==> flow/design.v (excerpt) <==
module minimax(
   opt, move,
   grid, column_counts, player, sw, clk
);
Size: about 220 flip-flops, about 120 I/O pins, about 30000 um^2 of cells after synthesis.
Settings: LEC_CHECK=0, CAP_MARGIN=20, CORE_ASPECT_RATIO=0.5, CORE_MARGIN=2, CORE_UTILIZATION=72, CTS_CLUSTER_DIAMETER=398, CTS_CLUSTER_SIZE=98, PLACE_DENSITY=0.47, SETUP_SLACK_MARGIN=1.19, SLEW_MARGIN=20, TNS_END_PERCENT=10; clock period 7.26 ns.
run.sh (not shown) runs the stock make flow with config.mk's settings and CLKGATE_MAP_FILE=.
The baseline did not get past detailed placement.
Next try:
--- a/flow/config.mk
+++ b/flow/config.mk
@@ -7,10 +7,8 @@
 export LEC_CHECK = 0
 export CAP_MARGIN = 20
-export CORE_ASPECT_RATIO = 0.5
 export CORE_MARGIN = 2
 export CORE_UTILIZATION = 72
 export CTS_CLUSTER_DIAMETER = 398
 export CTS_CLUSTER_SIZE = 98
-export PLACE_DENSITY = 0.47
 export SETUP_SLACK_MARGIN = 1.19
 export SLEW_MARGIN = 20
Effect:
- The new run failed in clock tree synthesis
- die size hardly moves
- synthesized area stays the same
- synthesized cell count is unchanged
Next try:
--- a/flow/config.mk
+++ b/flow/config.mk
@@ -9,7 +9,4 @@
 export CORE_MARGIN = 2
 export CORE_UTILIZATION = 72
-export CTS_CLUSTER_DIAMETER = 398
-export CTS_CLUSTER_SIZE = 98
-export SETUP_SLACK_MARGIN = 1.19
+export CTS_CLUSTER_DIAMETER = 394
 export SLEW_MARGIN = 20
-export TNS_END_PERCENT = 10
==> flow/constraint.sdc (replaced) <==
create_clock -name core_clock -period 7.79 [get_ports {clk}]
set_input_delay 1.5580 -clock core_clock [delete_from_list [all_inputs] [get_ports {clk}]]
set_output_delay 1.5580 -clock core_clock [all_outputs]
set_load 0.01 [all_outputs]
Effect: The new run died in clock tree synthesis. Synthesized cell count stays the same. Die area stays the same. Area after synthesis does not change.
Next try:
--- a/flow/config.mk
+++ b/flow/config.mk
@@ -8,5 +8,5 @@
 export CAP_MARGIN = 20
 export CORE_MARGIN = 2
-export CORE_UTILIZATION = 72
-export CTS_CLUSTER_DIAMETER = 394
+export CORE_UTILIZATION = 51
+export CTS_CLUSTER_SIZE = 62
 export SLEW_MARGIN = 20
==> flow/constraint.sdc (replaced) <==
create_clock -name core_clock -period 8.56 [get_ports {clk}]
set_input_delay 1.7120 -clock core_clock [delete_from_list [all_inputs] [get_ports {clk}]]
set_output_delay 1.7120 -clock core_clock [all_outputs]
set_load 0.01 [all_outputs]
Effect: The new run finished with setup timing left; synthesized area stays the same; die size came out higher by well over a third; synthesized cell count does not change.
Next try:
--- a/flow/config.mk
+++ b/flow/config.mk
@@ -8,5 +8,5 @@
 export CAP_MARGIN = 20
 export CORE_MARGIN = 2
-export CORE_UTILIZATION = 51
-export CTS_CLUSTER_SIZE = 62
+export CORE_UTILIZATION = 65
 export SLEW_MARGIN = 20
+export TNS_END_PERCENT = 5
==> flow/constraint.sdc (replaced) <==
create_clock -name core_clock -period 7.53 [get_ports {clk}]
set_input_delay 1.5060 -clock core_clock [delete_from_list [all_inputs] [get_ports {clk}]]
set_output_delay 1.5060 -clock core_clock [all_outputs]
set_load 0.01 [all_outputs]
After rerunning: This time the run did not get past global routing; die area falls by 21%; area after synthesis is unchanged; synthesized cell count does not change.
Next try:
--- a/flow/config.mk
+++ b/flow/config.mk
@@ -8,5 +8,5 @@
 export CAP_MARGIN = 20
 export CORE_MARGIN = 2
-export CORE_UTILIZATION = 65
+export CORE_UTILIZATION = 69
+export CTS_CLUSTER_SIZE = 98
 export SLEW_MARGIN = 20
-export TNS_END_PERCENT = 5
==> flow/constraint.sdc (replaced) <==
create_clock -name core_clock -period 7.33 [get_ports {clk}]
set_input_delay 1.4660 -clock core_clock [delete_from_list [all_inputs] [get_ports {clk}]]
set_output_delay 1.4660 -clock core_clock [all_outputs]
set_load 0.01 [all_outputs]
After rerunning:
- Now the flow ended with an error in clock tree synthesis with DPL-0038
- die area drops by 5.7%
- synthesized area does not change
- synthesized cell count is unchanged

Setup of oak:
Starting RTL as in the previous note.
make LEC_CHECK=0 CAP_MARGIN=20 CORE_MARGIN=2 CORE_UTILIZATION=58 SETUP_SLACK_MARGIN=-0.75 SLEW_MARGIN=20 finish   # period 8.63 ns
oak finished all stages; however, its layout fails the closing checks, the failures being capacitance limit, slew limit, setup timing.
#### Input delta (pine over oak)
Settings: SETUP_SLACK_MARGIN: -0.75 -> -0.59; the clock period (ns, I/O delays scaled along): 8.63 -> 10.6.
Notes after the runs:
As for a clean layout from pine and oak, there is none.
Status pine: flow complete, layout not clean - setup timing
From oak to pine the numbers moved as follows: transition time at the pin with the least slew margin now sits lower, combinational power share now sits lower.
[pine vs oak] total routed wire length on the met1 layer: lower in pine
Changes in birch relative to pine:
Settings: a deleted SETUP_SLACK_MARGIN that had been -0.59; a change of CORE_UTILIZATION from 58 to 56; a change of the clock period (ns, I/O delays scaled along) from 10.6 to 6.0.
==> results <==
In the summary table, birch is marked failed, with error GRT-0232 raised in global routing (5_1_grt).
Compared with pine, in birch global placement routability congestion went down by 1.7%; area fraction in xor and xnor cells about even; estimated wirelength of the detail-placed design now sits higher.
On horizontal die dimension, the lower figure sits with pine, not birch.
Min buffer count from post-CTS setup fixing across birch and pine: pine
Die extent in y on birch is up relative to pine.
Share of synthesized area spent on multiplexers came out exactly the same in birch and pine.
Post-cts sizing count: higher on birch
birch: post-detailed-placement cell area is 19% higher than what pine reported.
diff inputs: birch => maple
Settings: CORE_UTILIZATION now 40, was 56; the clock period (ns, I/O delays scaled along) now 14.1, was 6.0.
Notes after the runs:
maple: full flow OK, the timing, design-rule and antenna checks passed. The run showing the smaller count of cells resized by post-cts repair is maple. From maple to birch, post-synthesis share of cell area spent on and-or and or-and gates did not move at all. Taking birch as the reference point, the chip footprint of maple rises by 39%.
The inputs of cedar differ from those of maple as listed below.
Settings: the clock period (ns, I/O delays scaled along) changed from 14.1 to 10.7.
==> comparison <==
Both conditions hold for cedar: the flow ran to the end and the final layout passed the timing, design-rule and antenna checks.
Period utilization was higher in cedar than in maple.
maple → cedar: total power +0.0020 W; overall global routing resource usage went up; first-pass GRT wire length now larger; number of non-clock inverters in the layout did not really move.
Relative to maple, delay of the slowest critical-path stage decreased by 0.33 ns in cedar.
Looking only at setup slack of the critical path after layout, and setting everything else aside, the higher value of maple and cedar goes to maple.
Relative to maple, the final cell area reported for cedar is higher.
cedar: data required time at the worst endpoint is 3.39 ns lower than what maple reported.
Taking cedar as 1.0, maple lands at 0.846 on critical path depth.
Going from maple to cedar, the leakage component of the power was found to have gone up by 2.9 nW.
Power and IR drop assume default switching activity.
